--- flow/constraint.sdc ---
create_clock -name core_clock -period 5.53 [get_ports {clk}]
set_input_delay 1.1060 -clock core_clock [delete_from_list [all_inputs] [get_ports {clk}]]
set_output_delay 1.1060 -clock core_clock [all_outputs]
set_load 0.01 [all_outputs]
--- flow/design.v ---
module pmi_ram_dp #(
  parameter pmi_wr_addr_depth = 256,
  parameter pmi_wr_addr_width = 8,
  parameter pmi_wr_data_width = 8,
  parameter pmi_rd_addr_depth = 256,
  parameter pmi_rd_addr_width = 8,
  parameter pmi_rd_data_width = 8,
  parameter pmi_regmode       = "reg",
  parameter pmi_resetmode     = "async",
  parameter pmi_family        = "common"
) (
  input  [pmi_wr_data_width-1:0] Data,
  input  [pmi_wr_addr_width-1:0] WrAddress,
  input  [pmi_rd_addr_width-1:0] RdAddress,
  input                          WrClock,
  input                          RdClock,
  input                          WrClockEn,
  input                          RdClockEn,
  input                          WE,
  input                          Reset,
  output reg [pmi_rd_data_width-1:0] Q
);
  localparam AW = $clog2(pmi_wr_addr_depth);
  reg [pmi_wr_data_width-1:0] mem [0:pmi_wr_addr_depth-1];
  reg [AW-1:0] rd_addr_q;
  always @(posedge WrClock)
    if (WrClockEn && WE)
      mem[WrAddress[AW-1:0]] <= Data;
  always @(posedge RdClock or posedge Reset)
    if (Reset) begin
      rd_addr_q <= 'd0;
      Q         <= 'd0;
    end else if (RdClockEn) begin
      rd_addr_q <= RdAddress[AW-1:0];
      Q         <= mem[rd_addr_q];
    end
endmodule
module pmi_mult #(
  parameter pmi_dataa_width         = 16,
  parameter pmi_datab_width         = 16,
  parameter pmi_sign                = "on",
  parameter pmi_additional_pipeline = 1,
  parameter pmi_input_reg           = "on",
  parameter pmi_output_reg          = "on",
  parameter pmi_family              = "common",
  parameter pmi_implementation      = "DSP"
) (
  input  [pmi_dataa_width-1:0] DataA,
  input  [pmi_datab_width-1:0] DataB,
  input                        Clock,
  input                        ClkEn,
  input                        Aclr,
  output reg [pmi_dataa_width+pmi_datab_width-1:0] Result
);
  reg [pmi_dataa_width-1:0] a_q;
  reg [pmi_datab_width-1:0] b_q;
  reg [pmi_dataa_width+pmi_datab_width-1:0] p_q;
  reg [pmi_dataa_width+pmi_datab_width-1:0] p_q2;
  always @(posedge Clock or posedge Aclr)
    if (Aclr) begin
      a_q    <= 'd0;
      b_q    <= 'd0;
      p_q    <= 'd0;
      p_q2   <= 'd0;
      Result <= 'd0;
    end else if (ClkEn) begin
      a_q    <= DataA;
      b_q    <= DataB;
      p_q    <= $signed(a_q) * $signed(b_q);
      p_q2   <= p_q;
      Result <= p_q2;
    end
endmodule
`timescale 1ns / 1ps
module Wienerfilter#(
    parameter WIDTH    = 16,
    parameter COL_NUM  = 128, 
    parameter ROW_NUM  = 2,
    localparam ADDR_DEP  =  COL_NUM * ROW_NUM,
    localparam ADDR_WID  =  $clog2(ADDR_DEP) + 'd1,
    localparam Serial_COL  =  $clog2(COL_NUM) + 'd1,
    localparam Serial_ROW  =  $clog2(ROW_NUM) + 'd1
)
(
input clk,
input rst,
input start,
input [ADDR_WID-1:0]wr_addr,
input ram_wr_en,
input [WIDTH-1:0]ram_data_in,
input  wire[7:0]rd_wiener,
input [1:0]rd_bank,
input      rd_para,
input [Serial_COL-1:0]wr_data_addr,
input ram_wr_data_en,
input [WIDTH-1:0]ram_data_wr_in,
output [WIDTH*2-1:0]DSP_ADD_DATA_o,
output reg[WIDTH*4-1:0]Wiener_data,
output reg Wiener_data_v,
output finish_cal_o,
output wire [WIDTH/2-1:0]ram_data_out_o,
output data_wr_v_o
) ;
localparam INIT      = 0,
           START     = 1, 
           READ_DATA = 2,
           WAIT_READ = 3,
           MULT_CAL  = 4,
           WAIT_CAL  = 5,
           ADD_CAL   = 6,
           DET       = 7, 
           FINISH    = 8;
reg [6:0]STATE;
reg [Serial_COL - 1:0 ]COL_cnt;
reg [Serial_ROW - 1:0 ]ROW_cnt;
reg [ADDR_WID-1:0]rd_ad_para;
reg [ADDR_WID-1:0]rd_addr;
always@(*) begin 
  rd_ad_para = rd_para? {rd_bank,rd_wiener[5:0]}:rd_addr;
end
wire [WIDTH/2-1:0]ram_data_out;
assign ram_data_out_o=ram_data_out;
wire [WIDTH-1:0]ram_data_data_out;
pmi_ram_dp
#(
  .pmi_wr_addr_depth    (ADDR_DEP ),  
  .pmi_wr_addr_width    (ADDR_WID ),  
  .pmi_wr_data_width    (WIDTH/2 ),  
  .pmi_rd_addr_depth    (ADDR_DEP ),  
  .pmi_rd_addr_width    (ADDR_WID ),  
  .pmi_rd_data_width    (WIDTH/2 ),  
  .pmi_regmode          ( "reg" ),  
  .pmi_resetmode        ("async" ),  
  .pmi_family           ("common" )   
) pmi_ram_dp_inst (
  .Data      (ram_data_in ),   
  .WrAddress (wr_addr ),   
  .RdAddress (rd_ad_para), 
  .WrClock   (clk   ),   
  .RdClock   (clk   ),   
  .WrClockEn (1 ),   
  .RdClockEn (1 ),   
  .WE        (ram_wr_en), 
  .Reset     (rst),   
  .Q         (ram_data_out )    
);
pmi_ram_dp
#(
  .pmi_wr_addr_depth    (COL_NUM ),  
  .pmi_wr_addr_width    (Serial_COL ),  
  .pmi_wr_data_width    (WIDTH ),  
  .pmi_rd_addr_depth    (COL_NUM ),  
  .pmi_rd_addr_width    (Serial_COL ),  
  .pmi_rd_data_width    (WIDTH ),  
  .pmi_regmode          ( "reg" ),  
  .pmi_resetmode        ("async" ),  
  .pmi_family           ("common" )   
) pmi_ram_dp_inst_data (
  .Data      (ram_data_wr_in ),   
  .WrAddress (wr_data_addr ),   
  .RdAddress (COL_cnt ),   
  .WrClock   (clk   ),   
  .RdClock   (clk   ),   
  .WrClockEn (1 ),   
  .RdClockEn (1 ),   
  .WE        (ram_wr_data_en), 
  .Reset     (rst),   
  .Q         (ram_data_data_out )    
);
reg finish_cal;
reg [WIDTH*2-1:0]DSP_ADD_DATA;
wire [WIDTH*2-1:0]result;
reg start_mult,start_mult_d,start_mult_dd;
reg data_wr_v;
always@(posedge clk or posedge rst) begin 
 if(rst) begin 
    STATE <= INIT;
    ROW_cnt <= 'd0;
    COL_cnt <= 'd0;
    start_mult <= 'd0;
    finish_cal <= 'd0;
    DSP_ADD_DATA <= 'd0;
    data_wr_v <='d0;
 end
 else begin 
   case(STATE) 
   INIT      :begin
    ROW_cnt <= 'd0;
    COL_cnt <= 'd0;  
    start_mult <= 'd0;
    finish_cal <= 'd0;
    DSP_ADD_DATA <= 'd0;
    data_wr_v <='d0;
    if(start) begin
        STATE <= START;
     end
    else      begin
        STATE <= INIT;
     end
        end
   START     :begin  
       STATE <= READ_DATA;
       start_mult <= 'd0;
       DSP_ADD_DATA <= DSP_ADD_DATA;
       data_wr_v <='d0;
        end
   READ_DATA :begin  
       STATE <= WAIT_READ;
       start_mult <= 'd0;
        end
   WAIT_READ :begin  
       STATE <= MULT_CAL;  
       start_mult <= 'd1;
        end
   MULT_CAL  :begin  
    STATE <= WAIT_CAL;  
    start_mult <= 'd0;
        end
   WAIT_CAL  :begin  
      if(start_mult_dd) begin STATE <= ADD_CAL;  end
      else begin STATE <= WAIT_CAL;  end
        end
   ADD_CAL :begin 
     if(COL_cnt <  COL_NUM - 'd1) begin
        COL_cnt <= COL_cnt + 'd1;
        STATE   <= START;
        data_wr_v <='d0;
        DSP_ADD_DATA <= DSP_ADD_DATA + result;
      end
     else begin
        COL_cnt <= 0;
        STATE   <= DET;
        data_wr_v <='d1;
        DSP_ADD_DATA <= DSP_ADD_DATA+ result;
      end 
   end    
   DET       :begin  
     DSP_ADD_DATA <= 'd0;
     data_wr_v <='d0;
     if(ROW_cnt <  ROW_NUM - 'd1) begin
        ROW_cnt <= ROW_cnt + 'd1;
        STATE   <= START;
        finish_cal <= 'd0;
      end
     else begin 
        ROW_cnt <= 'd0;
        STATE   <= FINISH;
        finish_cal <= 'd1;
     end
        end
   FINISH    :begin  
    data_wr_v <='d0;
    DSP_ADD_DATA <= 'd0;
    finish_cal <= 'd0;
    STATE   <= INIT;
        end
   endcase
 end
end
assign finish_cal_o = finish_cal;
assign DSP_ADD_DATA_o = DSP_ADD_DATA;
always@(posedge clk or posedge rst) begin 
    if(rst) begin 
        start_mult_d<= 'd0;
        start_mult_dd<= 'd0;
    end
    else begin 
        start_mult_d <= start_mult;
        start_mult_dd<= start_mult_d;
    end
   end
   always@(*) begin 
case(ROW_cnt) 
  'd0: rd_addr =  COL_cnt  ;
  'd1: rd_addr =  COL_NUM + COL_cnt ;
  'd2: rd_addr = {COL_NUM,1'd0 } + COL_cnt ;
  'd3: rd_addr = {COL_NUM,1'd0 } + COL_cnt + COL_NUM ;
endcase
   end
wire [WIDTH-1:0]data_in0,data_in1;
assign data_in0 = {{8{ram_data_out[WIDTH/2-1]}},ram_data_out};
 assign data_in1 = ram_data_data_out;
   pmi_mult
   #(
     .pmi_dataa_width         (WIDTH),  
     .pmi_datab_width         (WIDTH ),  
     .pmi_sign                ("on" ),  
     .pmi_additional_pipeline (1 ),  
     .pmi_input_reg           ( "on" ),  
     .pmi_output_reg          ( "on" ),  
     .pmi_family              ("common"  ),  
     .pmi_implementation      ("DSP" )   
   ) pmi_mult_dsp (
     .DataA  (data_in0 ),   
     .DataB  (data_in1 ),   
     .Clock  (clk ),   
     .ClkEn  (1 ),   
     .Aclr   (rst ),   
     .Result (result )    
   );
assign data_wr_v_o = data_wr_v;
always@(posedge clk or posedge rst)
 begin 
   if(rst) begin 
    Wiener_data  <='d0;
    Wiener_data_v<='d0;
   end
   else begin
case(ROW_cnt)
 'd0:begin if(data_wr_v) begin Wiener_data[WIDTH*1-1:WIDTH*0] <= DSP_ADD_DATA[15:0];  Wiener_data_v<='d0; end else begin Wiener_data <= Wiener_data; Wiener_data_v<='d0; end end
 'd1:begin if(data_wr_v) begin Wiener_data[WIDTH*2-1:WIDTH*1] <= DSP_ADD_DATA[15:0];  Wiener_data_v<='d0; end else begin Wiener_data <= Wiener_data; Wiener_data_v<='d0; end end
 'd2:begin if(data_wr_v) begin Wiener_data[WIDTH*3-1:WIDTH*2] <= DSP_ADD_DATA[23:8];  Wiener_data_v<='d0; end else begin Wiener_data <= Wiener_data; Wiener_data_v<='d0; end end
 'd3:begin if(data_wr_v) begin Wiener_data[WIDTH*4-1:WIDTH*3] <= DSP_ADD_DATA[23:8];  Wiener_data_v<='d1; end else begin Wiener_data <= Wiener_data; Wiener_data_v<='d0; end end
endcase 
    end
 end
endmodule
--- flow/config.mk ---
export PLATFORM = sky130hd
export DESIGN_NAME = Wienerfilter
export DESIGN_NICKNAME = Wienerfilter
export VERILOG_FILES = /design/flow/design.v
export SDC_FILE = /design/flow/constraint.sdc
export NUM_CORES = 4
export LEC_CHECK = 0
export ABC_AREA = 1
export CAP_MARGIN = 15
export CELL_PAD_IN_SITES_GLOBAL_PLACEMENT = 2
export CORE_ASPECT_RATIO = 0.51
export CORE_MARGIN = 5
export CORE_UTILIZATION = 63
export CTS_CLUSTER_DIAMETER = 254
export GPL_ROUTABILITY_DRIVEN = 0
export HOLD_SLACK_MARGIN = -0.01
export PLACE_DENSITY_LB_ADDON = 0.0
export SETUP_SLACK_MARGIN = 0.32
export SLEW_MARGIN = 20
export TNS_END_PERCENT = 25
--- flow/run.sh ---
#!/bin/bash
# the make line also repeats each setting of config.mk as NAME=value (left out here)
make -C /OpenROAD-flow-scripts/flow DESIGN_CONFIG=/design/flow/config.mk WORK_HOME=/design/flow/orfs CLKGATE_MAP_FILE= finish
==> impl_metrics.toml, run 1 <==
# yosys + openroad results
[synthesis]
yosysUniqueCellTypes = 41
top_area_frac = 0.6890
synth-xor-area-share = 0.001570
fa_ha_area_frac = 0.01741
synthTopCellsByCount = "edfxtp_1 (4096), nand2_1 (3055), nand3_1 (2644)"
top_area_cell = "edfxtp_1"
synth-compound-area-share = 0.05256
ys_top_cells_by_area = "edfxtp_1 (69%), nand3_1 (7.4%), nand2_1 (6.4%)"
floorplan.nets = 15120
synth-edff-count = 4096
yosysMostFrequentCell = "edfxtp_1"
simple_gate_share = 0.1694
synth-main-ff-cell = "edfxtp_1"
netlist_area_mm2 = 0.1785
synth_flops = 4352
seq_area_frac_synth = 0.7248
ys_cells = 14870
yosys_warnings = 10
syn_area_per_cell_um2 = 12.01
synthCells = 14870
yosys_area_mm2 = 0.1785
synthTopLogicFamily = "simple AND/OR/NAND/NOR gates"
synthArstFlopShare = 0.05882
synthMuxAreaShare = 0

[die]
initCoreUtil = 0.6336
row_count = 139
die_h_um = 390.2
die_x_um = 755.4
dieArea_mm2 = 0.2947
coreArea_mm2 = 0.2817

[run_status]
run_status = "stopped before the end"
failed_stage = "3_1_place_gp_skip_io"
firstError = "[ERROR FLW-0024] Place density exceeds 1.0 (current PLACE_DENSITY_LB_ADDON =  0.0). Please check if the value of  PLACE_DENSITY_LB_ADDON is between 0 and 0.99."
==> run 2: changes to the inputs <==
- ABC_AREA: 1 -> not set
- CAP_MARGIN: 15 -> 25
- CELL_PAD_IN_SITES_GLOBAL_PLACEMENT: 2 -> 0
- CORE_ASPECT_RATIO: 0.51 -> not set
- CORE_MARGIN: 5 -> 2
- CORE_UTILIZATION: 63 -> 72
- CTS_CLUSTER_DIAMETER: 254 -> not set
- CTS_CLUSTER_SIZE: not set -> 25
- TNS_END_PERCENT: 25 -> 50
- clock period: 5.53 -> 3.72 ns (I/O delays scaled with it)
==> impl_metrics.toml, run 2 <==
# synthesis and place-and-route metrics
[finish]
syn_to_final_growth_pct = 15.90
nNetsFinal = 8848
final_area_mm2 = 0.1984
flop_area_mm2 = 0.1295
logic_area_mm2 = 0.04028
post_layout_nonfiller_instances = 12110
final_core_util = 0.8412
nFillCells = 8923

[hold_path]
hold_path_end = "pmi_ram_dp_inst_data.mem[83][3]$_DFFE_PP_"
min_path_type = "input port to flop"
hold_start = "ram_data_wr_in[3]"
min_path_cells = 1

[job]
warning_count = 81
drv_cap = 0

[critical_path]
cp_common_cell = "fa_1"
worst_setup_path_end_kind = "flop"
crit_chain = "buf_6 -> buf_6 -> and2_4 -> fa_1 -> fa_1 -> fa_1 -> inv_1 -> fa_1 -> inv_2 -> ha_4 -> or3_4 -> a311oi_4 -> o31ai_4 -> a211oi_2 -> a21oi_1 -> xor2_1"
crit_path_start = "pmi_mult_dsp.a_q[2]$_DFF_PP0_"
r2r_slack_ps = -850
crit_family = "adder cells"
endpoint = "pmi_mult_dsp.p_q[22]$_DFF_PP0_"
cp.arrival_ps = 5420
r2r_cells = 16
startpoint_type = "flop"
cp.depth = 16
worstReg2RegStart = "pmi_mult_dsp.a_q[2]$_DFF_PP0_"
reg2reg_to = "pmi_mult_dsp.p_q[22]$_DFF_PP0_"
worst-setup-path-type = "flop to flop"
path_max_fanout = 4
cp_slowest_cell = "fa_1"
worst-path-buf-inv = 4
cp.required_ps = 4570
max_stage_delay_ps = 530

[die]
ios = 172
dieArea_mm2 = 0.2417
coreArea_mm2 = 0.2359
initCoreUtil = 0.7258
die_x_um = 491.6
row_count = 178
die_h_um = 491.6

[synthesis]
seq_area_frac_synth = 0.7560
top_area_cell = "edfxtp_1"
simple_gate_share = 0.01996
synth_flops = 4352
synthCells = 7530
synthArstFlopShare = 0.05882
synth-compound-area-share = 0.007200
yosysMostFrequentCell = "edfxtp_1"
floorplan.nets = 7781
ys_top_cells_by_area = "edfxtp_1 (72%), mux4_2 (18%), dfrtp_1 (3.7%)"
fa_ha_area_frac = 0.01816
netlist_area_mm2 = 0.1712
synthTopCellsByCount = "edfxtp_1 (4096), mux4_2 (1352), nor2_1 (454)"
synthMuxAreaShare = 0.1844
top_area_frac = 0.7185
yosys_area_mm2 = 0.1712
synth-main-ff-cell = "edfxtp_1"
yosysUniqueCellTypes = 63
ys_cells = 7530
synthTopLogicFamily = "multiplexers"
yosys_warnings = 10
syn_area_per_cell_um2 = 22.73
synth-edff-count = 4096
synth-xor-area-share = 0.002200

[detailed_routing]
wl_per_cell_um = 45.20
drtIter0Drc = 18070
routed_wirelength_um = 547200
ant_nets = 0
vias = 95310
drcViolationCount = 0
via_per_inst = 7.872
first_pass_iters = 10

[final_timing]
setup_violations = 16
clock_skew_ps = 76.22
rsz0062_at_grt = "yes"
slew_viol_final = 0
period_used_share = 1.230
timing.final.ws_setup_ps = -854.3
finalHoldViolCount = 0
worst_pin_slew_ps = 1228
layout_min_cycle_time_ps = 4574
relSlewSlack = 0.1811
fmax_mhz = 218.6

[placement]
pre_cts_ws_ps = -865.1
placed_area_mm2 = 0.1823
placedCellCount = 11230
hpwl_um = 257500
portBuffers = 159

[power_and_ir_drop]
maxPowerGroup = "registers"
seqPwrFrac = 0.485
comb_power_share = 0.123
power_density_mw_per_mm2 = 568.0
clkPwrFrac = 0.392
seq-power_mw = 54.6
pg_clk_mw = 44.2
pg_comb_mw = 13.9
p_int_mw = 85.10
power.leakage_nw = 64.22
p_sw_frac = 0.2448
switching_power_mw = 27.58
p_total_mw = 112.7
ir_drop_v = 0.0007910

[clock_tree]
htree_levels = 5
clk_path_buf_depth = 4
cts_made_buffers = 423
worstSkewPairLatency_ps = 1050
cts_tree = "built"
clock-sinks = 4352
clkSlewWorstSetupHoldPaths_ps = 70
cts-root-buf = "clkbuf_16"

[grt]
antenna_found_initial = 51
grt_pass1_vias = 94740
grt_first_pass_wirelength_um = 751800
grt_max_degree = 154
track_usage = 0.4527
grt-ovfl-total = 0

[run_status]
run_status = "failed layout checks"
so.violations = "negative setup slack"
run 2: repair_timing:
action                                  CTS  global route
gates cloned                             24             8
endpoints found under the setup margin   43            47
setup buffers                            35            19
pin swaps                                19            51
gates resized                           126           115
hold buffers                              0             0
run 2: cell type report:
type | instances | area share
antenna | 27 | 0.0003406
clock buffer | 521 | 0.05612
clock inverter | 237 | 0.01218
inverter | 151 | 0.002889
multi-input combinational | 2648 | 0.2030
sequential | 4352 | 0.6526
tap | 3150 | 0.01987
timing repair buffer | 1021 | 0.05301
run 2: layer usage:
layer / GRT usage / vias to the layer above / wire (um)
met5: 0 / - / 345
met4: 0.2981 / 50 / 48860
met3: 0.1048 / 2492 / 69160
met2: 0.7239 / 10710 / 267400
met1: 0.5663 / 48530 / 161400
li1: - / 33530 / -
run 2: per-stage QoR:
stage,hold WS [ps],setup TNS [ps]
floorplan,331.2,-104600
global placement,332.5,-7789
detailed placement,334.7,-8407
CTS,252.2,-7871
global route,189.9,-11130
finish,204.3,-9300
==> run 3: changes to the inputs <==
- ABC_AREA: not set -> 1
- CORE_UTILIZATION: 72 -> 57
- CTS_CLUSTER_SIZE: 25 -> 87
- SETUP_SLACK_MARGIN: 0.32 -> -0.22
- clock period: 3.72 -> 2.85 ns (I/O delays scaled with it)
==> impl_metrics.toml, run 3 <==
# synthesis and place-and-route metrics
[synthesis]
netlist_area_mm2 = 0.1785
seq_area_frac_synth = 0.7248
synthMuxAreaShare = 0
ys_top_cells_by_area = "edfxtp_1 (69%), nand3_1 (7.4%), nand2_1 (6.4%)"
top_area_frac = 0.6890
synth-xor-area-share = 0.001570
synth-main-ff-cell = "edfxtp_1"
synthArstFlopShare = 0.05882
yosysMostFrequentCell = "edfxtp_1"
ys_cells = 14870
yosysUniqueCellTypes = 41
synth-edff-count = 4096
synthCells = 14870
top_area_cell = "edfxtp_1"
syn_area_per_cell_um2 = 12.01
synth_flops = 4352
synthTopLogicFamily = "simple AND/OR/NAND/NOR gates"
floorplan.nets = 15120
fa_ha_area_frac = 0.01741
yosys_area_mm2 = 0.1785
synth-compound-area-share = 0.05256
synthTopCellsByCount = "edfxtp_1 (4096), nand2_1 (3055), nand3_1 (2644)"
simple_gate_share = 0.1694
yosys_warnings = 10

[final_timing]
relSlewSlack = 0.3776
finalHoldViolCount = 0
period_used_share = 1.436
setup_violations = 37
layout_min_cycle_time_ps = 4093
rsz0062_at_grt = "yes"
clock_skew_ps = 38.11
timing.final.ws_setup_ps = -1243
worst_pin_slew_ps = 931.4
slew_viol_final = 0
fmax_mhz = 244.3

[critical_path]
reg2reg_to = "pmi_mult_dsp.p_q[17]$_DFF_PP0_"
worst-setup-path-type = "flop to flop"
crit_path_start = "pmi_mult_dsp.a_q[6]$_DFF_PP0_"
worst-path-buf-inv = 4
cp.depth = 17
cp_slowest_cell = "fa_2"
crit_chain = "buf_6 -> nand2_1 -> inv_1 -> fa_2 -> fa_2 -> fa_1 -> inv_1 -> fa_1 -> inv_1 -> ha_4 -> nand2_4 -> nor2_4 -> o21ai_2 -> o211ai_1 -> a21oi_2 -> o21bai_1 -> xor2_1"
cp.arrival_ps = 4980
max_stage_delay_ps = 550
startpoint_type = "flop"
crit_family = "adder cells"
r2r_cells = 17
endpoint = "pmi_mult_dsp.p_q[17]$_DFF_PP0_"
cp.required_ps = 3730
worst_setup_path_end_kind = "flop"
path_max_fanout = 8
worstReg2RegStart = "pmi_mult_dsp.a_q[6]$_DFF_PP0_"
cp_common_cell = "inv_1"
r2r_slack_ps = -1240

[detailed_routing]
via_per_inst = 6.061
drtIter0Drc = 16060
vias = 122300
ant_nets = 0
routed_wirelength_um = 517400
first_pass_iters = 6
drcViolationCount = 0
wl_per_cell_um = 25.66

[grt]
grt_first_pass_wirelength_um = 766900
grt_pass1_vias = 118900
grt-ovfl-total = 0
antenna_found_initial = 13
track_usage = 0.3231
grt_max_degree = 150

[clock_tree]
clock-sinks = 4352
htree_levels = 5
cts_tree = "built"
worstSkewPairLatency_ps = 970
clkSlewWorstSetupHoldPaths_ps = 60
cts-root-buf = "clkbuf_16"
clk_path_buf_depth = 4
cts_made_buffers = 443

[power_and_ir_drop]
clkPwrFrac = 0.261
seqPwrFrac = 0.331
power_density_mw_per_mm2 = 1060
maxPowerGroup = "combinational cells"
pg_clk_mw = 57.7
switching_power_mw = 80.12
p_int_mw = 140.9
p_total_mw = 221.0
p_sw_frac = 0.3625
ir_drop_v = 0.002421
seq-power_mw = 73.2
pg_comb_mw = 90.1
power.leakage_nw = 74.94
comb_power_share = 0.407

[finish]
nNetsFinal = 15910
syn_to_final_growth_pct = 16.81
final_core_util = 0.6692

[die]
die_x_um = 563.7
coreArea_mm2 = 0.3116
dieArea_mm2 = 0.3177
row_count = 205
initCoreUtil = 0.5729
ios = 172
die_h_um = 563.7

[placement]
hpwl_um = 318900
pre_cts_ws_ps = -1395
portBuffers = 159

[job]
warning_count = 63
drv_cap = 0

[hold_path]
hold_start = "ram_data_wr_in[5]"
min_path_cells = 1
hold_path_end = "pmi_ram_dp_inst_data.mem[8][5]$_DFFE_PP_"
min_path_type = "input port to flop"

[run_status]
run_status = "failed layout checks"
so.violations = "negative setup slack"
[run 3: area by class of cell]
type,instances,area (um2)
clock buffer,541,11640
sequential,4352,129400
multi-input combinational,9107,43640
tap,4140,5180
antenna,5,12.51
inverter,419,1645
fill,22790,103100
timing repair buffer,1339,14300
clock inverter,266,2681
[run 3: per-stage QoR]
step	area, um2	hold WS (ps)	instances	TNS, ps
floorplan	178700	331.2	14870	-294670
global placement	193400	334.4	19330	-20970
detailed placement	193400	334.7	19330	-22040
CTS	208300	34.28	20160	-19210
global route	208500	68.29	20170	-24980
finish	208500	100.5	20170	-21020
[run 3: layer usage]
layer,track usage,routed length [um],up-vias
met3,0.06993,53870,937
li1,-,-,54650
met2,0.4952,234600,6194
met4,0.1025,17640,8
met1,0.4659,211200,60470
met5,0,118,-
[run 3: timing repair]
item | in CTS | in global routing
buffers inserted | 17 | 8
endpoints found under the hold margin | 42 | 0
setup endpoints to repair | 19 | 22
resized | 107 | 40
hold buffers | 7 | 0
gates cloned | 1 | 0
pin swaps | 40 | 28
==> run 4: changes to the inputs <==
- ABC_AREA: 1 -> not set
- CELL_PAD_IN_SITES_GLOBAL_PLACEMENT: 0 -> 2
- CORE_MARGIN: 2 -> 5
- CORE_UTILIZATION: 57 -> 63
- CTS_CLUSTER_SIZE: 87 -> not set
- SETUP_SLACK_MARGIN: -0.22 -> 0.32
- clock period: 2.85 -> 5.53 ns (I/O delays scaled with it)
==> impl_metrics.toml, run 4 <==
# synthesis and place-and-route metrics
[synthesis]
synthArstFlopShare = 0.05882
yosys_warnings = 10
top_area_frac = 0.7185
ys_cells = 7530
synthTopCellsByCount = "edfxtp_1 (4096), mux4_2 (1352), nor2_1 (454)"
synth-xor-area-share = 0.002200
synthCells = 7530
synthTopLogicFamily = "multiplexers"
floorplan.nets = 7781
ys_top_cells_by_area = "edfxtp_1 (72%), mux4_2 (18%), dfrtp_1 (3.7%)"
netlist_area_mm2 = 0.1712
yosysUniqueCellTypes = 63
synth-edff-count = 4096
syn_area_per_cell_um2 = 22.73
seq_area_frac_synth = 0.7560
synthMuxAreaShare = 0.1844
synth-compound-area-share = 0.007200
synth-main-ff-cell = "edfxtp_1"
top_area_cell = "edfxtp_1"
synth_flops = 4352
fa_ha_area_frac = 0.01816
yosysMostFrequentCell = "edfxtp_1"
simple_gate_share = 0.01996
yosys_area_mm2 = 0.1712

[critical_path]
r2r_slack_ps = 610
startpoint_type = "flop"
r2r_cells = 16
max_stage_delay_ps = 520
worst-setup-path-type = "flop to flop"
reg2reg_to = "pmi_mult_dsp.p_q[22]$_DFF_PP0_"
crit_path_start = "pmi_mult_dsp.a_q[7]$_DFF_PP0_"
worstReg2RegStart = "pmi_mult_dsp.a_q[7]$_DFF_PP0_"
cp.depth = 16
path_max_fanout = 13
crit_family = "adder cells"
cp.arrival_ps = 5710
cp_common_cell = "fa_1"
worst_setup_path_end_kind = "flop"
cp_slowest_cell = "fa_1"
endpoint = "pmi_mult_dsp.p_q[22]$_DFF_PP0_"
crit_chain = "inv_1 -> buf_4 -> nor2_1 -> fa_1 -> fa_1 -> fa_1 -> inv_1 -> fa_1 -> inv_1 -> ha_1 -> or3_1 -> a311oi_1 -> o31ai_1 -> a211oi_2 -> a21oi_1 -> xor2_1"
worst-path-buf-inv = 4
cp.required_ps = 6310

[detailed_routing]
first_pass_iters = 6
vias = 79230
routed_wirelength_um = 392800
drtIter0Drc = 9824
wl_per_cell_um = 32.82
ant_nets = 0
drcViolationCount = 0
via_per_inst = 6.620

[power_and_ir_drop]
clkPwrFrac = 0.401
ir_drop_v = 0.0003908
power.leakage_nw = 60.82
p_sw_frac = 0.2212
seq-power_mw = 36.8
switching_power_mw = 15.88
pg_clk_mw = 28.8
seqPwrFrac = 0.513
comb_power_share = 0.086
power_density_mw_per_mm2 = 372.4
p_int_mw = 55.88
pg_comb_mw = 6.20
maxPowerGroup = "registers"

[clock_tree]
clkSlewWorstSetupHoldPaths_ps = 60
cts_hold_buf = 0
worstSkewPairLatency_ps = 940
cts_tree = "built"
post-cts-setup-buffers = 0
cts_made_buffers = 421
clock-sinks = 4352
cts-root-buf = "clkbuf_16"
htree_levels = 5
clk_path_buf_depth = 4

[die]
dieArea_mm2 = 0.2822
initCoreUtil = 0.6322
die_h_um = 531.3
coreArea_mm2 = 0.2708
die_x_um = 531.3
row_count = 191
ios = 172

[hold_path]
min_path_cells = 0
hold_path_end = "pmi_mult_dsp.Result[2]$_DFF_PP0_"
hold_start = "pmi_mult_dsp.p_q2[2]$_DFF_PP0_"
min_path_type = "flop to flop"

[grt]
track_usage = 0.2826
grt_pass1_vias = 80190
grt-ovfl-total = 0
grt_use_met2 = 0.4535
grt_first_pass_wirelength_um = 572100
gr-usage-met3 = 0.04022
gr-max-usage-layer = "met2"
antenna_found_initial = 14
grt_util_met1 = 0.4246
grt_max_degree = 161

[final_timing]
finalHoldViolCount = 0
rsz0062_at_grt = "no"
relSlewSlack = 0.2485
setup_violations = 0
timing.final.ws_setup_ps = 605.7
fmax_mhz = 203.1
worst_pin_slew_ps = 1127
tns_ps = 0
clock_skew_ps = 38.24
period_used_share = 0.8905
slew_viol_final = 0
layout_min_cycle_time_ps = 4924

[finish]
syn_to_final_growth_pct = 12.58
nNetsFinal = 8289

[job]
drv_cap = 0
warning_count = 96

[placement]
pre_cts_ws_ps = 378.7
portBuffers = 159
hpwl_um = 235000

[run_status]
run_status = "finished clean"
[run 4: layer usage]
layer	vias to the layer above	wire [um]
met4	4	10130
li1	32430	-
met3	488	30350
met1	42720	157200
met5	-	27
met2	3582	195100
[run 4: what timing repair did]
item / 4_1_cts / 5_1_grt
hold endpoints to repair: 0 / 0
gates resized: 0 / 5
setup endpoints to repair: 0 / 6
[run 4: stage by stage]
stage,hold WS [ps],instance area [um2],std cells,utilization,power [mW]
after floorplan,331.2,171200,7530,-,41.54
after global placement,333.2,178600,11180,0.6597,43.66
after detailed placement,334.7,178700,11180,0.6598,43.71
after CTS,343.5,192500,11950,0.7109,72.23
after global routing,352.0,192700,11960,0.7117,74.44
final,344.2,192700,11970,0.7117,71.76
[run 4: final cells by class]
cell class              instances  area (um2)
flip-flops and latches       4352      129400
fillers                     15780       78050
multi-input cells            2648       39740
clock buffers                 524       11170
repair buffers                464        4628
well taps                    3570        4467
clock inverters               252        2669
inverters                     151       570.5
diodes                          6       15.01
==> run 5: changes to the inputs <==
- CAP_MARGIN: 25 -> 20
- CELL_PAD_IN_SITES_GLOBAL_PLACEMENT: 2 -> not set
- CORE_MARGIN: 5 -> 2
- CORE_UTILIZATION: 63 -> 72
- GPL_ROUTABILITY_DRIVEN: 0 -> not set
- HOLD_SLACK_MARGIN: -0.01 -> not set
- PLACE_DENSITY_LB_ADDON: 0.0 -> not set
- SETUP_SLACK_MARGIN: 0.32 -> not set
- TNS_END_PERCENT: 50 -> not set
- clock period: 5.53 -> 2.91 ns (I/O delays scaled with it)
==> impl_metrics.toml, run 5 <==
# synthesis and place-and-route metrics
[run_status]
run_status = "failed layout checks"
so.violations = "negative setup slack"

[synthesis]
synth-compound-area-share = 0.007200
simple_gate_share = 0.01996
ys_top_cells_by_area = "edfxtp_1 (72%), mux4_2 (18%), dfrtp_1 (3.7%)"
synthCells = 7530
synth-main-ff-cell = "edfxtp_1"
synthArstFlopShare = 0.05882
yosys_area_mm2 = 0.1712
yosysUniqueCellTypes = 63
syn_area_per_cell_um2 = 22.73
synth_flops = 4352
top_area_cell = "edfxtp_1"
netlist_area_mm2 = 0.1712
synth-xor-area-share = 0.002200
synth-edff-count = 4096
yosys_warnings = 10
fa_ha_area_frac = 0.01816
top_area_frac = 0.7185
synthTopLogicFamily = "multiplexers"
floorplan.nets = 7781
yosysMostFrequentCell = "edfxtp_1"
synthMuxAreaShare = 0.1844
ys_cells = 7530
seq_area_frac_synth = 0.7560
synthTopCellsByCount = "edfxtp_1 (4096), mux4_2 (1352), nor2_1 (454)"

[final_timing]
worst_pin_slew_ps = 1220
finalHoldViolCount = 0
layout_min_cycle_time_ps = 4615
slew_viol_final = 0
relSlewSlack = 0.1867
rsz0062_at_grt = "yes"
timing.final.ws_setup_ps = -1705
clock_skew_ps = 85.96
setup_violations = 50
period_used_share = 1.586
fmax_mhz = 216.7

[finish]
nNetsFinal = 9199
nFillCells = 8041
logic_area_mm2 = 0.04053
flop_area_mm2 = 0.1295
syn_to_final_growth_pct = 18.82
post_layout_nonfiller_instances = 12480

[critical_path]
r2r_cells = 18
worstReg2RegStart = "pmi_mult_dsp.a_q[1]$_DFF_PP0_"
crit_chain = "buf_6 -> buf_12 -> and2_1 -> ha_1 -> inv_1 -> fa_1 -> inv_2 -> fa_1 -> inv_1 -> fa_1 -> inv_1 -> ha_1 -> and2_1 -> o21ai_1 -> o31ai_4 -> a211oi_2 -> a21oi_1 -> xor2_1"
startpoint_type = "flop"
worst-path-buf-inv = 6
worst-setup-path-type = "flop to flop"
crit_family = "adder cells"
path_max_fanout = 7
cp.depth = 18
cp_slowest_cell = "fa_1"
worst_setup_path_end_kind = "flop"
cp.arrival_ps = 5470
r2r_slack_ps = -1700
reg2reg_to = "pmi_mult_dsp.p_q[22]$_DFF_PP0_"
crit_path_start = "pmi_mult_dsp.a_q[1]$_DFF_PP0_"
endpoint = "pmi_mult_dsp.p_q[22]$_DFF_PP0_"
cp.required_ps = 3760
max_stage_delay_ps = 570

[die]
ios = 172
dieArea_mm2 = 0.2417
coreArea_mm2 = 0.2359
die_x_um = 491.6
row_count = 178
initCoreUtil = 0.7258
die_h_um = 491.6

[grt]
track_usage = 0.4977
grt_util_met1 = 0.6005
grt_pass1_vias = 99400
grt_max_degree = 129
grt-ovfl-total = 0
antenna_found_initial = 92
gr-max-usage-layer = "met2"
grt_use_met2 = 0.7769
gr-usage-met3 = 0.1321
grt_first_pass_wirelength_um = 816400

[clock_tree]
worstSkewPairLatency_ps = 1060
clkSlewWorstSetupHoldPaths_ps = 70
cts_made_buffers = 422
cts_tree = "built"
cts-root-buf = "clkbuf_16"
clock-sinks = 4352
clk_path_buf_depth = 4
htree_levels = 5

[placement]
placedCellCount = 11450
gp_congestion = 0.8713
hpwl_um = 268200
portBuffers = 159

[power_and_ir_drop]
p_int_mw = 109.5
pg_comb_mw = 19.7
pg_clk_mw = 58.5
clkPwrFrac = 0.395
comb_power_share = 0.133
seqPwrFrac = 0.472
power.leakage_nw = 66.53
ir_drop_v = 0.001118
power_density_mw_per_mm2 = 727.8
seq-power_mw = 69.9
maxPowerGroup = "registers"
p_sw_frac = 0.2600
switching_power_mw = 38.48
p_total_mw = 148.0

[hold_path]
min_path_type = "input port to flop"
hold_path_end = "pmi_ram_dp_inst_data.mem[69][13]$_DFFE_PP_"
min_path_cells = 1
hold_start = "ram_data_wr_in[13]"

[detailed_routing]
drcViolationCount = 0
first_pass_iters = 19
ant_nets = 0
drtIter0Drc = 23360
vias = 105400
routed_wirelength_um = 641700
wl_per_cell_um = 51.40
via_per_inst = 8.445

[job]
warning_count = 60
drv_cap = 0
run 5: cell type report:
cell class                      count  area share
Sequential cell                  4352      0.6365
Multi-Input combinational cell   2648      0.1993
Timing Repair Buffer             1373     0.07453
Clock buffer                      519     0.05467
Tap cell                         3150     0.01938
Clock inverter                    226     0.01204
Inverter                          151    0.002817
Antenna cell                       65   0.0007997
run 5: per-stage QoR:
step | hold slack (ps) | util | setup TNS, ps | cell area [um2] | worst slack, ps
after floorplan | 331.2 | - | -282260 | 171600 | -1295
after global placement | 332.3 | 0.7879 | -37570 | 185800 | -1647
after detailed placement | 334.7 | 0.7879 | -46810 | 185800 | -1678
after CTS | 25.11 | 0.8547 | -35160 | 201600 | -1598
after global routing | 43.39 | 0.8618 | -44950 | 203300 | -1867
final | 43.14 | 0.8624 | -44590 | 203400 | -1705
run 5: what timing repair did:
| item | 4_1_cts | 5_1_grt |
|---|---|---|
| setup buffers | 82 | 123 |
| resized | 173 | 156 |
| hold buffers | 6 | 0 |
| pin swaps | 40 | 36 |
| cloned | 23 | 11 |
| endpoints found under the setup margin | 48 | 48 |
| endpoints found under the hold margin | 105 | 0 |
run 5: routing by layer:
layer | wire length (um) | part of all wire
met1 | 168900 | 0.26
met2 | 292900 | 0.46
met3 | 97230 | 0.15
met4 | 81970 | 0.13
met5 | 733 | 0.0011
==> run 6: changes to the inputs <==
- ABC_AREA: not set -> 1
- CAP_MARGIN: 20 -> 25
- CELL_PAD_IN_SITES_GLOBAL_PLACEMENT: not set -> 1
- CORE_UTILIZATION: 72 -> 55
- CTS_CLUSTER_SIZE: not set -> 87
- GPL_ROUTABILITY_DRIVEN: not set -> 1
- HOLD_SLACK_MARGIN: not set -> -0.01
- PLACE_DENSITY_LB_ADDON: not set -> 0.0
- SETUP_SLACK_MARGIN: not set -> -0.22
- TNS_END_PERCENT: not set -> 50
- clock period: 2.91 -> 2.85 ns (I/O delays scaled with it)
==> impl_metrics.toml, run 6 <==
# synthesis and place-and-route metrics
[final_timing]
clock_skew_ps = 42.97
timing.final.ws_setup_ps = -1236
relSlewSlack = 0.4064
setup_violations = 37
layout_min_cycle_time_ps = 4086
fmax_mhz = 244.8
slew_viol_final = 0
finalHoldViolCount = 0
worst_pin_slew_ps = 890.3
period_used_share = 1.434
rsz0062_at_grt = "yes"

[synthesis]
synthTopLogicFamily = "simple AND/OR/NAND/NOR gates"
fa_ha_area_frac = 0.01741
synth-main-ff-cell = "edfxtp_1"
synthCells = 14870
top_area_cell = "edfxtp_1"
synthArstFlopShare = 0.05882
yosysUniqueCellTypes = 41
ys_cells = 14870
syn_area_per_cell_um2 = 12.01
top_area_frac = 0.6890
yosys_area_mm2 = 0.1785
netlist_area_mm2 = 0.1785
floorplan.nets = 15120
ys_top_cells_by_area = "edfxtp_1 (69%), nand3_1 (7.4%), nand2_1 (6.4%)"
synth-xor-area-share = 0.001570
synth-compound-area-share = 0.05256
yosysMostFrequentCell = "edfxtp_1"
synthMuxAreaShare = 0
synthTopCellsByCount = "edfxtp_1 (4096), nand2_1 (3055), nand3_1 (2644)"
yosys_warnings = 10
synth_flops = 4352
synth-edff-count = 4096
simple_gate_share = 0.1694
seq_area_frac_synth = 0.7248

[power_and_ir_drop]
p_int_mw = 140.6
clkPwrFrac = 0.263
ir_drop_v = 0.002634
pg_clk_mw = 57.8
pg_comb_mw = 88.6
power.leakage_nw = 75.29
comb_power_share = 0.403
seqPwrFrac = 0.333
p_sw_frac = 0.3596
power_density_mw_per_mm2 = 1048
switching_power_mw = 78.98
p_total_mw = 219.6
seq-power_mw = 73.2
maxPowerGroup = "combinational cells"

[die]
die_h_um = 573.7
dieArea_mm2 = 0.3292
initCoreUtil = 0.5519
die_x_um = 573.7
row_count = 209
ios = 172
coreArea_mm2 = 0.3235

[critical_path]
cp.depth = 17
max_stage_delay_ps = 520
startpoint_type = "flop"
crit_chain = "inv_4 -> or2_4 -> fa_1 -> fa_1 -> inv_1 -> fa_1 -> inv_1 -> fa_1 -> inv_2 -> ha_4 -> nand2_4 -> inv_2 -> nand3_2 -> nor3_4 -> a21oi_2 -> o21bai_1 -> xor2_1"
worst-path-buf-inv = 5
cp.required_ps = 3700
r2r_slack_ps = -1240
cp.arrival_ps = 4940
crit_path_start = "pmi_mult_dsp.a_q[7]$_DFF_PP0_"
path_max_fanout = 5
worst_setup_path_end_kind = "flop"
reg2reg_to = "pmi_mult_dsp.p_q[17]$_DFF_PP0_"
cp_common_cell = "fa_1"
endpoint = "pmi_mult_dsp.p_q[17]$_DFF_PP0_"
worst-setup-path-type = "flop to flop"
cp_slowest_cell = "fa_1"
worstReg2RegStart = "pmi_mult_dsp.a_q[7]$_DFF_PP0_"
crit_family = "adder cells"
r2r_cells = 17

[detailed_routing]
via_per_inst = 5.978
first_pass_iters = 9
vias = 122000
ant_nets = 0
wl_per_cell_um = 25.52
routed_wirelength_um = 520900
drtIter0Drc = 14880
drcViolationCount = 0

[grt]
grt-ovfl-total = 0
grt_first_pass_wirelength_um = 766500
antenna_found_initial = 26
grt_max_degree = 91
track_usage = 0.3112
grt_pass1_vias = 117100

[clock_tree]
cts_made_buffers = 444
worstSkewPairLatency_ps = 980
clkSlewWorstSetupHoldPaths_ps = 60
htree_levels = 5
clock-sinks = 4352
clk_path_buf_depth = 4
cts-root-buf = "clkbuf_16"
cts_tree = "built"

[run_status]
run_status = "failed layout checks"
so.violations = "negative setup slack"

[finish]
final_core_util = 0.6478
nNetsFinal = 15950
syn_to_final_growth_pct = 17.37

[placement]
portBuffers = 159
hpwl_um = 323900
gp_congestion = 0.8886

[hold_path]
hold_start = "ram_data_wr_in[5]"
min_path_cells = 1
hold_path_end = "pmi_ram_dp_inst_data.mem[13][5]$_DFFE_PP_"
min_path_type = "input port to flop"

[job]
drv_cap = 0
warning_count = 46
run 6: per-layer routing:
metal  GRT usage  share of wire  vias up  wire length (um)
met5           0        0.00012        -                62
met2      0.4742           0.45     5722            235300
met4     0.08137          0.027        8             14210
li1            -              -    54740                 -
met3     0.05543          0.099      775             51770
met1      0.4662           0.42    60780            219500
run 6: what timing repair did:
action / CTS / global route
hold buffers: 6 / 0
gates resized: 52 / 77
hold endpoints to repair: 62 / 0
buffers inserted: 6 / 8
cloned: 1 / 1
setup endpoints to repair: 19 / 20
pin swaps: 23 / 44
run 6: metrics by stage:
stage	hold WS (ps)	setup TNS, ps	worst slack [ps]	instance area (um2)	cells
finish	62.80	-20100	-1236	209500	20410
global route	36.34	-24590	-1388	209500	20410
CTS	-4.467	-19810	-1199	209100	20390
detailed placement	334.7	-20660	-1374	194400	19560
global placement	334.6	-20510	-1353	194400	19560
floorplan	331.2	-294670	-1091	178700	14870
run 6: layout make-up:
| cell class | instances | area (um2) |
|---|---|---|
| inverter | 419 | 1648 |
| fill | 24540 | 113900 |
| timing repair buffer | 1377 | 14900 |
| sequential | 4352 | 129500 |
| clock inverter | 259 | 2495 |
| antenna | 17 | 42.54 |
| clock buffer | 557 | 11920 |
| tap | 4325 | 5411 |
| multi-input combinational | 9107 | 43670 |
==> run 7: changes to the inputs <==
- ABC_AREA: 1 -> not set
- CAP_MARGIN: 25 -> 20
- CELL_PAD_IN_SITES_GLOBAL_PLACEMENT: 1 -> not set
- CORE_UTILIZATION: 55 -> 40
- CTS_CLUSTER_DIAMETER: not set -> 129
- CTS_CLUSTER_SIZE: 87 -> not set
- GPL_ROUTABILITY_DRIVEN: 1 -> not set
- GPL_TIMING_DRIVEN: not set -> 0
- HOLD_SLACK_MARGIN: -0.01 -> not set
- MIN_ROUTING_LAYER: not set -> met2
- PLACE_DENSITY_LB_ADDON: 0.0 -> not set
- SETUP_SLACK_MARGIN: -0.22 -> not set
- TNS_END_PERCENT: 50 -> not set
- clock period: 2.85 -> 5.6 ns (I/O delays scaled with it)
==> impl_metrics.toml, run 7 <==
# synthesis and place-and-route metrics
[grt]
grt-ovfl-total = 0
grt_pass1_vias = 120200
grt_first_pass_wirelength_um = 632400
track_usage = 0.3006
antenna_found_initial = 2
grt_max_degree = 125

[placement]
portBuffers = 154
placedCellCount = 13530
gp_congestion = 0.9599
hpwl_um = 301700
pre_cts_ws_ps = -370.6
placed_area_mm2 = 0.1831

[critical_path]
cp.required_ps = 6430
crit_chain = "clkbuf_1 -> clkbuf_1 -> clkbuf_1 -> mux4_2 -> mux4_2 -> mux4_2 -> mux4_2"
crit_path_start = "pmi_ram_dp_inst.rd_addr_q[1]$_DFF_PP0_"
cp_slowest_cell = "clkbuf_1"
worst_setup_path_end_kind = "flop"
crit_family = "buffers and inverters"
reg2reg_to = "pmi_ram_dp_inst.Q[7]$_DFF_PP0_"
worstReg2RegStart = "pmi_ram_dp_inst.rd_addr_q[1]$_DFF_PP0_"
worst-setup-path-type = "flop to flop"
cp_common_cell = "mux4_2"
max_stage_delay_ps = 910
path_max_fanout = 10
startpoint_type = "flop"
endpoint = "pmi_ram_dp_inst.Q[7]$_DFF_PP0_"
r2r_slack_ps = 150
worst-path-buf-inv = 3
cp.arrival_ps = 6280
cp.depth = 7
r2r_cells = 7

[final_timing]
setup_violations = 0
clock_skew_ps = 108.4
worst_pin_slew_ps = 1396
period_used_share = 0.9733
layout_min_cycle_time_ps = 5451
fmax_mhz = 183.5
timing.final.ws_setup_ps = 149.3
relSlewSlack = 0.06963
slew_viol_final = 0
finalHoldViolCount = 0

[synthesis]
synth-edff-count = 4096
yosys_warnings = 10
synthCells = 7530
synthMuxAreaShare = 0.1844
yosys_area_mm2 = 0.1712
top_area_frac = 0.7185
top_area_cell = "edfxtp_1"
seq_area_frac_synth = 0.7560
syn_area_per_cell_um2 = 22.73
synth-main-ff-cell = "edfxtp_1"
synthTopCellsByCount = "edfxtp_1 (4096), mux4_2 (1352), nor2_1 (454)"
yosysUniqueCellTypes = 63
synthArstFlopShare = 0.05882
synth-compound-area-share = 0.007200
synth-xor-area-share = 0.002200
floorplan.nets = 7781
synthTopLogicFamily = "multiplexers"
ys_top_cells_by_area = "edfxtp_1 (72%), mux4_2 (18%), dfrtp_1 (3.7%)"
synth_flops = 4352
fa_ha_area_frac = 0.01816
simple_gate_share = 0.01996
netlist_area_mm2 = 0.1712
yosysMostFrequentCell = "edfxtp_1"
ys_cells = 7530

[clock_tree]
worstSkewPairLatency_ps = 1030
clock-sinks = 4352
cts-root-buf = "clkbuf_16"
clkSlewWorstSetupHoldPaths_ps = 60
cts_hold_buf = 0
post-cts-setup-buffers = 0
cts_made_buffers = 437
clk_path_buf_depth = 4
htree_levels = 5
cts_tree = "built"

[hold_path]
hold_start = "pmi_mult_dsp.p_q[0]$_DFF_PP0_"
hold_path_end = "pmi_mult_dsp.p_q2[0]$_DFF_PP0_"
min_path_type = "flop to flop"
min_path_cells = 0

[finish]
final_area_mm2 = 0.1981
syn_to_final_growth_pct = 15.73
post_layout_nonfiller_instances = 14440
nNetsFinal = 8539

[die]
dieArea_mm2 = 0.4332
row_count = 240
initCoreUtil = 0.4012
ios = 172
coreArea_mm2 = 0.4267
die_x_um = 658.2
die_h_um = 658.2

[power_and_ir_drop]
p_sw_frac = 0.2374
clkPwrFrac = 0.413
comb_power_share = 0.094
power_density_mw_per_mm2 = 370.2
power.leakage_nw = 61.70
maxPowerGroup = "registers"
p_int_mw = 55.93
switching_power_mw = 17.41
p_total_mw = 73.34
pg_comb_mw = 6.86
seqPwrFrac = 0.493
seq-power_mw = 36.2
ir_drop_v = 0.0004171
pg_clk_mw = 30.3

[detailed_routing]
drtIter0Drc = 19360
drcViolationCount = 0
via_per_inst = 7.106
ant_nets = 0
first_pass_iters = 9
wl_per_cell_um = 31.01
routed_wirelength_um = 447900
vias = 102600

[job]
warning_count = 101
drv_cap = 0

[run_status]
run_status = "finished clean"
==> run 7: final cells by class <==
cell class | instances | area [um2]
antenna | 98 | 245.2
buffer | 378 | 1609
clock buffer | 540 | 11580
clock inverter | 269 | 3088
fill | 34770 | 228600
inverter | 151 | 570.5
multi-input combinational | 2648 | 40140
sequential | 4352 | 129400
tap | 5687 | 7116
timing repair buffer | 320 | 4347
==> run 7: layer usage <==
metal,vias up,part of all wire,wire [um],GRT usage
li1,32910,-,-,-
met1,35360,0,0,-
met2,31540,0.50,225000,0.3607
met3,2665,0.42,187000,0.3922
met4,153,0.067,29920,0.05078
met5,-,0.014,6049,0.1455
==> run 7: timing repair <==
| action | 4_1_cts | 5_1_grt |
|---|---|---|
| gates cloned | 0 | 0 |
| resized | 1 | 10 |
| endpoints found under the setup margin | 4 | 6 |
==> run 7: stage by stage <==
step	hold WS [ps]	utilization	TNS [ps]
final	338.0	0.4643	0
after global routing	351.0	0.4637	-1.779
after global placement	331.7	0.4214	-9500320
after floorplan	331.2	-	0
after detailed placement	334.7	0.4291	-917.9
after CTS	332.8	0.4634	0
==> run 8: changes to the inputs <==
- CAP_MARGIN: 20 -> 10
- CORE_UTILIZATION: 40 -> 72
- CTS_CLUSTER_DIAMETER: 129 -> 369
- CTS_CLUSTER_SIZE: not set -> 14
- GPL_TIMING_DRIVEN: 0 -> not set
- HOLD_SLACK_MARGIN: not set -> -0.09
- MIN_ROUTING_LAYER: met2 -> not set
- SETUP_SLACK_MARGIN: not set -> -0.3
- SLEW_MARGIN: 20 -> 40
- TNS_END_PERCENT: not set -> 5
- clock period: 5.6 -> 2.93 ns (I/O delays scaled with it)
==> impl_metrics.toml, run 8 <==
# synthesis and place-and-route metrics
[run_status]
run_status = "failed layout checks"
so.violations = "negative hold slack, negative setup slack"

[synthesis]
syn_area_per_cell_um2 = 22.73
synth-xor-area-share = 0.002200
synthTopLogicFamily = "multiplexers"
yosys_area_mm2 = 0.1712
seq_area_frac_synth = 0.7560
top_area_cell = "edfxtp_1"
floorplan.nets = 7781
synth-compound-area-share = 0.007200
synthTopCellsByCount = "edfxtp_1 (4096), mux4_2 (1352), nor2_1 (454)"
synth-edff-count = 4096
ys_cells = 7530
synth_flops = 4352
fa_ha_area_frac = 0.01816
simple_gate_share = 0.01996
yosys_warnings = 10
netlist_area_mm2 = 0.1712
synthMuxAreaShare = 0.1844
top_area_frac = 0.7185
yosysUniqueCellTypes = 63
synthCells = 7530
yosysMostFrequentCell = "edfxtp_1"
ys_top_cells_by_area = "edfxtp_1 (72%), mux4_2 (18%), dfrtp_1 (3.7%)"
synthArstFlopShare = 0.05882
synth-main-ff-cell = "edfxtp_1"

[clock_tree]
cts_hold_buf = 0
clock-sinks = 4352
worstSkewPairLatency_ps = 1000
cts_tree = "built"
clk_path_buf_depth = 4
htree_levels = 5
clkSlewWorstSetupHoldPaths_ps = 80
cts-root-buf = "clkbuf_16"
cts_made_buffers = 360

[critical_path]
worst-setup-path-type = "flop to flop"
crit_family = "adder cells"
startpoint_type = "flop"
worstReg2RegStart = "pmi_mult_dsp.a_q[2]$_DFF_PP0_"
worst-path-buf-inv = 4
cp.required_ps = 3770
reg2reg_to = "pmi_mult_dsp.p_q[22]$_DFF_PP0_"
cp_common_cell = "fa_1"
r2r_cells = 16
path_max_fanout = 7
cp.depth = 16
r2r_slack_ps = -1570
cp_slowest_cell = "fa_1"
crit_path_start = "pmi_mult_dsp.a_q[2]$_DFF_PP0_"
cp.arrival_ps = 5340
endpoint = "pmi_mult_dsp.p_q[22]$_DFF_PP0_"
max_stage_delay_ps = 520
crit_chain = "buf_6 -> buf_6 -> and2_4 -> fa_1 -> fa_1 -> fa_1 -> inv_1 -> fa_1 -> inv_2 -> ha_4 -> or3_4 -> a311oi_4 -> o31ai_4 -> a211oi_2 -> a21oi_2 -> xor2_1"
worst_setup_path_end_kind = "flop"

[power_and_ir_drop]
pg_clk_mw = 43.8
pg_comb_mw = 15.5
seqPwrFrac = 0.539
comb_power_share = 0.121
maxPowerGroup = "registers"
ir_drop_v = 0.001042
power.leakage_nw = 63.04
switching_power_mw = 30.30
power_density_mw_per_mm2 = 655.9
p_sw_frac = 0.2356
seq-power_mw = 69.3
clkPwrFrac = 0.340
p_int_mw = 98.30

[grt]
antenna_found_initial = 25
grt_first_pass_wirelength_um = 698000
grt-ovfl-total = 0
track_usage = 0.4164
grt_pass1_vias = 91750
grt_max_degree = 129

[detailed_routing]
first_pass_iters = 7
routed_wirelength_um = 492000
drcViolationCount = 0
ant_nets = 0
wl_met2_um = 246900
met1_length_um = 155300
drtIter0Drc = 15110
route.met3.wl_um = 55940
highest_layer = "met5"
vias = 90490
wl_per_cell_um = 41.35
via_per_inst = 7.605

[hold_path]
hold_path_end = "pmi_ram_dp_inst.mem[193][7]$_DFFE_PP_"
min_path_type = "input port to flop"
hold_start = "ram_data_in[7]"
min_path_cells = 1

[final_timing]
tns_ps = -36420
timing.final.ws_setup_ps = -1571
clock_skew_ps = 73.64
rsz0062_at_grt = "yes"
whs_ps = -35.07
period_used_share = 1.536
fmax_mhz = 222.2
slew_viol_final = 0
finalHoldViolCount = 22
worst_pin_slew_ps = 892.4
relSlewSlack = 0.4050
setup_violations = 48
layout_min_cycle_time_ps = 4501

[placement]
placedCellCount = 11440
gp_congestion = 0.8810
hpwl_um = 269000
placed_area_mm2 = 0.1860
portBuffers = 159
pre_cts_ws_ps = -1664

[finish]
post_layout_nonfiller_instances = 11900
nNetsFinal = 8919
final_area_mm2 = 0.1961
syn_to_final_growth_pct = 14.55
final_core_util = 0.8314

[die]
die_x_um = 491.6
initCoreUtil = 0.7258
die_h_um = 491.6
ios = 172
row_count = 178
dieArea_mm2 = 0.2417
coreArea_mm2 = 0.2359

[job]
warning_count = 54
drv_cap = 0
## run 8: cell type report
class,count,area [um2]
Antenna cell,16,40.04
Clock buffer,415,9343
Clock inverter,11,150.1
Fill cell,9235,39770
Inverter,151,573.1
Multi-Input combinational cell,2648,40090
Sequential cell,4352,129500
Tap cell,3150,3941
Timing Repair Buffer,1155,12490
## run 8: what timing repair did
action	CTS	global route
setup endpoints to repair	43	44
pin swaps	27	18
buffers inserted	14	5
resized	75	38
hold endpoints to repair	0	0
## run 8: through the flow
stage          power (mW)  hold slack, ps
6_report            128.6          -35.07
2_1_floorplan       79.15           331.2
3_5_place_dp        84.93           334.7
4_1_cts             128.3           7.676
5_1_grt             131.9          -51.46
3_3_place_gp        84.41           331.9
## run 8: layer usage
| metal | GRT usage | up-vias |
|---|---|---|
| met4 | 0.2201 | 26 |
| li1 | - | 33420 |
| met5 | 0 | - |
| met3 | 0.08084 | 1657 |
| met1 | 0.5448 | 46990 |
| met2 | 0.6792 | 8393 |
==> run 9: changes to the inputs <==
- CAP_MARGIN: 10 -> 35
- CELL_PAD_IN_SITES_GLOBAL_PLACEMENT: not set -> 0
- CTS_CLUSTER_DIAMETER: 369 -> not set
- CTS_CLUSTER_SIZE: 14 -> 25
- GPL_ROUTABILITY_DRIVEN: not set -> 0
- HOLD_SLACK_MARGIN: -0.09 -> -0.01
- PLACE_DENSITY_LB_ADDON: not set -> 0.0
- SETUP_SLACK_MARGIN: -0.3 -> 0.72
- SLEW_MARGIN: 40 -> 20
- TNS_END_PERCENT: 5 -> 50
- clock period: 2.93 -> 2.9 ns (I/O delays scaled with it)
==> impl_metrics.toml, run 9 <==
# synthesis and place-and-route metrics
[run_status]
run_status = "failed layout checks"
so.violations = "negative setup slack"

[power_and_ir_drop]
comb_power_share = 0.134
power.leakage_nw = 67.68
maxPowerGroup = "registers"
pg_clk_mw = 58.4
switching_power_mw = 38.56
p_int_mw = 109.9
p_sw_frac = 0.2597
ir_drop_v = 0.001251
clkPwrFrac = 0.393
seqPwrFrac = 0.473
seq-power_mw = 70.2
power_density_mw_per_mm2 = 725.4
p_total_mw = 148.5
pg_comb_mw = 19.9

[synthesis]
synth-compound-area-share = 0.007200
synth-edff-count = 4096
seq_area_frac_synth = 0.7560
synthArstFlopShare = 0.05882
synth-xor-area-share = 0.002200
top_area_frac = 0.7185
fa_ha_area_frac = 0.01816
yosys_warnings = 10
yosysUniqueCellTypes = 63
synthTopLogicFamily = "multiplexers"
synth-main-ff-cell = "edfxtp_1"
yosys_area_mm2 = 0.1712
synth_flops = 4352
ys_cells = 7530
synthCells = 7530
ys_top_cells_by_area = "edfxtp_1 (72%), mux4_2 (18%), dfrtp_1 (3.7%)"
synthMuxAreaShare = 0.1844
yosysMostFrequentCell = "edfxtp_1"
simple_gate_share = 0.01996
synthTopCellsByCount = "edfxtp_1 (4096), mux4_2 (1352), nor2_1 (454)"
netlist_area_mm2 = 0.1712
syn_area_per_cell_um2 = 22.73
floorplan.nets = 7781
top_area_cell = "edfxtp_1"

[placement]
placed_area_mm2 = 0.1864
hpwl_um = 270800
portBuffers = 159
pre_cts_ws_ps = -1701

[hold_path]
hold_start = "ram_data_wr_in[15]"
min_path_type = "input port to flop"
hold_path_end = "pmi_ram_dp_inst_data.mem[94][15]$_DFFE_PP_"
min_path_cells = 1

[final_timing]
setup_violations = 52
timing.final.ws_setup_ps = -1873
rsz0062_at_grt = "yes"
relSlewSlack = 0.3085
period_used_share = 1.646
finalHoldViolCount = 0
worst_pin_slew_ps = 1037
layout_min_cycle_time_ps = 4773
clock_skew_ps = 59.54
slew_viol_final = 0
fmax_mhz = 209.5

[die]
die_h_um = 491.6
coreArea_mm2 = 0.2359
die_x_um = 491.6
dieArea_mm2 = 0.2417
initCoreUtil = 0.7258
ios = 172
row_count = 178

[finish]
nNetsFinal = 9227
syn_to_final_growth_pct = 19.58
final_core_util = 0.8678
final_area_mm2 = 0.2047

[grt]
grt-ovfl-total = 0
grt_first_pass_wirelength_um = 805900
grt_pass1_vias = 99860
grt_max_degree = 110
antenna_found_initial = 80
track_usage = 0.4897

[critical_path]
crit_chain = "buf_6 -> and2_4 -> ha_4 -> inv_2 -> fa_1 -> inv_2 -> fa_1 -> inv_2 -> fa_1 -> inv_2 -> ha_4 -> inv_1 -> o2111ai_4 -> a21o_1 -> o41ai_4 -> buf_4 -> o21ai_4 -> a211oi_2 -> nor2_1"
cp_common_cell = "inv_2"
cp.required_ps = 3770
max_stage_delay_ps = 580
path_max_fanout = 4
cp.depth = 19
cp_slowest_cell = "fa_1"
endpoint = "pmi_mult_dsp.p_q[19]$_DFF_PP0_"
startpoint_type = "flop"
r2r_slack_ps = -1870
crit_family = "adder cells"
reg2reg_to = "pmi_mult_dsp.p_q[19]$_DFF_PP0_"
r2r_cells = 19
worst-path-buf-inv = 7
worst-setup-path-type = "flop to flop"
worstReg2RegStart = "pmi_mult_dsp.a_q[1]$_DFF_PP0_"
cp.arrival_ps = 5640
crit_path_start = "pmi_mult_dsp.a_q[1]$_DFF_PP0_"
worst_setup_path_end_kind = "flop"

[detailed_routing]
drcViolationCount = 0
wl_per_cell_um = 51.16
first_pass_iters = 10
vias = 105300
routed_wirelength_um = 639400
via_per_inst = 8.423
drtIter0Drc = 21040
ant_nets = 0

[job]
warning_count = 73
drv_cap = 0

[clock_tree]
clk_path_buf_depth = 4
cts-root-buf = "clkbuf_16"
cts_made_buffers = 420
htree_levels = 5
worstSkewPairLatency_ps = 1030
clock-sinks = 4352
clkSlewWorstSetupHoldPaths_ps = 80
cts_tree = "built"
==> run 9: cell type report <==
type / instances / area [um2]
inverters: 151 / 570.5
fillers: 7465 / 31170
multi-input cells: 2648 / 41230
clock inverters: 237 / 2539
repair buffers: 1403 / 15780
well taps: 3150 / 3941
flip-flops and latches: 4352 / 129500
clock buffers: 505 / 11000
diodes: 54 / 135.1
==> run 9: per-layer routing <==
metal / global-route usage / routed length (um)
met1: 0.5849 / 169000
met2: 0.7765 / 293200
met3: 0.1223 / 92530
met4: 0.3793 / 83940
met5: 0.003571 / 797
==> run 9: what timing repair did <==
item / CTS / global route
cloned: 22 / 2
gates resized: 536 / 289
endpoints found under the hold margin: 38 / 0
pin swaps: 57 / 92
setup buffers: 133 / 76
setup endpoints to repair: 187 / 1019
hold buffers: 4 / 0
==> run 9: stage by stage <==
stage,setup TNS [ps],std cells,hold slack [ps]
6_report,-45790,12500,57.42
5_1_grt,-45830,12450,56.11
4_1_cts,-34580,12370,34.07
3_5_place_dp,-37270,11470,334.7
3_3_place_gp,-33960,11470,333.2
2_1_floorplan,-284480,7530,331.2
==> run 10: changes to the inputs <==
- CAP_MARGIN: 35 -> 0
- CTS_CLUSTER_DIAMETER: not set -> 67
- PLACE_DENSITY: not set -> 0.43
- PLACE_DENSITY_LB_ADDON: 0.0 -> not set
- SETUP_SLACK_MARGIN: 0.72 -> -0.36
- SLEW_MARGIN: 20 -> 40
- clock period: 2.9 -> 3.72 ns (I/O delays scaled with it)
==> impl_metrics.toml, run 10 <==
# synthesis and place-and-route metrics
[power_and_ir_drop]
maxPowerGroup = "registers"
pg_comb_mw = 12.4
p_total_mw = 93.12
switching_power_mw = 21.61
power.leakage_nw = 60.06
clkPwrFrac = 0.282
seqPwrFrac = 0.585
ir_drop_v = 0.0007713
p_sw_frac = 0.2320
power_density_mw_per_mm2 = 491.3
seq-power_mw = 54.5
comb_power_share = 0.133
p_int_mw = 71.52
pg_clk_mw = 26.2

[critical_path]
cp.arrival_ps = 5210
worstReg2RegStart = "pmi_mult_dsp.a_q[3]$_DFF_PP0_"
endpoint = "pmi_mult_dsp.p_q[22]$_DFF_PP0_"
worst_setup_path_end_kind = "flop"
cp_common_cell = "fa_1"
worst-setup-path-type = "flop to flop"
cp_slowest_cell = "fa_2"
r2r_slack_ps = -750
cp.required_ps = 4470
crit_chain = "buf_6 -> and2_1 -> fa_2 -> fa_1 -> fa_1 -> inv_1 -> fa_1 -> inv_2 -> ha_4 -> or3_4 -> a311oi_4 -> o31ai_4 -> a211oi_2 -> a21oi_2 -> xor2_1"
startpoint_type = "flop"
crit_family = "adder cells"
path_max_fanout = 6
cp.depth = 15
r2r_cells = 15
worst-path-buf-inv = 3
crit_path_start = "pmi_mult_dsp.a_q[3]$_DFF_PP0_"
reg2reg_to = "pmi_mult_dsp.p_q[22]$_DFF_PP0_"
max_stage_delay_ps = 570

[finish]
syn_to_final_growth_pct = 10.72
final_area_mm2 = 0.1895
final_core_util = 0.8036
nNetsFinal = 8596
nFillCells = 10850

[final_timing]
setup_violations = 18
finalHoldViolCount = 0
layout_min_cycle_time_ps = 4467
worst_pin_slew_ps = 904.0
fmax_mhz = 223.9
tns_ps = -7810
timing.final.ws_setup_ps = -747.3
relSlewSlack = 0.3973
period_used_share = 1.201
slew_viol_final = 0
clock_skew_ps = 45.99
rsz0062_at_grt = "yes"

[detailed_routing]
drcViolationCount = 0
first_pass_iters = 7
via_per_inst = 7.249
wl_per_cell_um = 37.14
drtIter0Drc = 12690
ant_nets = 0
routed_wirelength_um = 431200
vias = 84160

[synthesis]
ys_top_cells_by_area = "edfxtp_1 (72%), mux4_2 (18%), dfrtp_1 (3.7%)"
synth_flops = 4352
yosys_area_mm2 = 0.1712
yosysMostFrequentCell = "edfxtp_1"
floorplan.nets = 7781
synth-edff-count = 4096
top_area_frac = 0.7185
ys_cells = 7530
syn_area_per_cell_um2 = 22.73
synth-compound-area-share = 0.007200
yosys_warnings = 10
seq_area_frac_synth = 0.7560
synth-xor-area-share = 0.002200
yosysUniqueCellTypes = 63
synthCells = 7530
top_area_cell = "edfxtp_1"
synthTopLogicFamily = "multiplexers"
synth-main-ff-cell = "edfxtp_1"
simple_gate_share = 0.01996
synthTopCellsByCount = "edfxtp_1 (4096), mux4_2 (1352), nor2_1 (454)"
synthMuxAreaShare = 0.1844
synthArstFlopShare = 0.05882
netlist_area_mm2 = 0.1712
fa_ha_area_frac = 0.01816

[hold_path]
min_path_type = "input port to flop"
hold_path_end = "pmi_ram_dp_inst_data.mem[89][4]$_DFFE_PP_"
hold_start = "ram_data_wr_in[4]"
min_path_cells = 1

[job]
warning_count = 65
drv_cap = 0

[die]
initCoreUtil = 0.7258
row_count = 178
die_h_um = 491.6
coreArea_mm2 = 0.2359
dieArea_mm2 = 0.2417
die_x_um = 491.6
ios = 172

[clock_tree]
clkSlewWorstSetupHoldPaths_ps = 100
cts-root-buf = "clkbuf_16"
cts_tree = "built"
worstSkewPairLatency_ps = 910
cts_hold_buf = 0
clk_path_buf_depth = 3
cts_made_buffers = 206
htree_levels = 4
clock-sinks = 4352

[grt]
grt_max_degree = 134
antenna_found_initial = 44
grt_first_pass_wirelength_um = 617100
track_usage = 0.3623
grt_pass1_vias = 84750
grt-ovfl-total = 0

[placement]
portBuffers = 159
hpwl_um = 261200
placed_area_mm2 = 0.1826

[run_status]
so.violations = "negative setup slack"
run_status = "failed layout checks"
-- run 10: area by class of cell --
type / count / area [um2] / share of cell area
sequential: 4352 / 129500 / 0.6831
clock inverter: 68 / 865.8 / 0.004568
antenna: 16 / 40.04 / 0.0002112
timing repair buffer: 986 / 9145 / 0.04825
inverter: 151 / 570.5 / 0.003010
multi-input combinational: 2648 / 40060 / 0.2113
clock buffer: 239 / 5449 / 0.02875
tap: 3150 / 3941 / 0.02079
-- run 10: what timing repair did --
item,4_1_cts,5_1_grt
pin swaps,26,17
endpoints found under the hold margin,0,0
cloned,0,0
setup buffers,22,6
gates resized,44,29
endpoints found under the setup margin,11,14
-- run 10: metrics by stage --
| step | std cells | setup slack [ps] | hold WS (ps) |
|---|---|---|---|
| 2_1_floorplan | 7530 | -485.0 | 331.2 |
| 6_report | 11610 | -747.3 | 98.63 |
| 3_3_place_gp | 11260 | -773.3 | 333.0 |
| 5_1_grt | 11600 | -906.7 | 91.04 |
| 3_5_place_dp | 11260 | -838.2 | 334.7 |
| 4_1_cts | 11580 | -711.6 | 44.17 |
-- run 10: per-layer routing --
layer,GRT usage,part of all wire,vias to the layer above
met2,0.5907,0.51,5979
li1,-,-,32730
met1,0.5053,0.34,44540
met5,0,0.00066,-
met3,0.06077,0.10,875
met4,0.1420,0.047,42
Power is estimated from default activity; no workload was simulated.
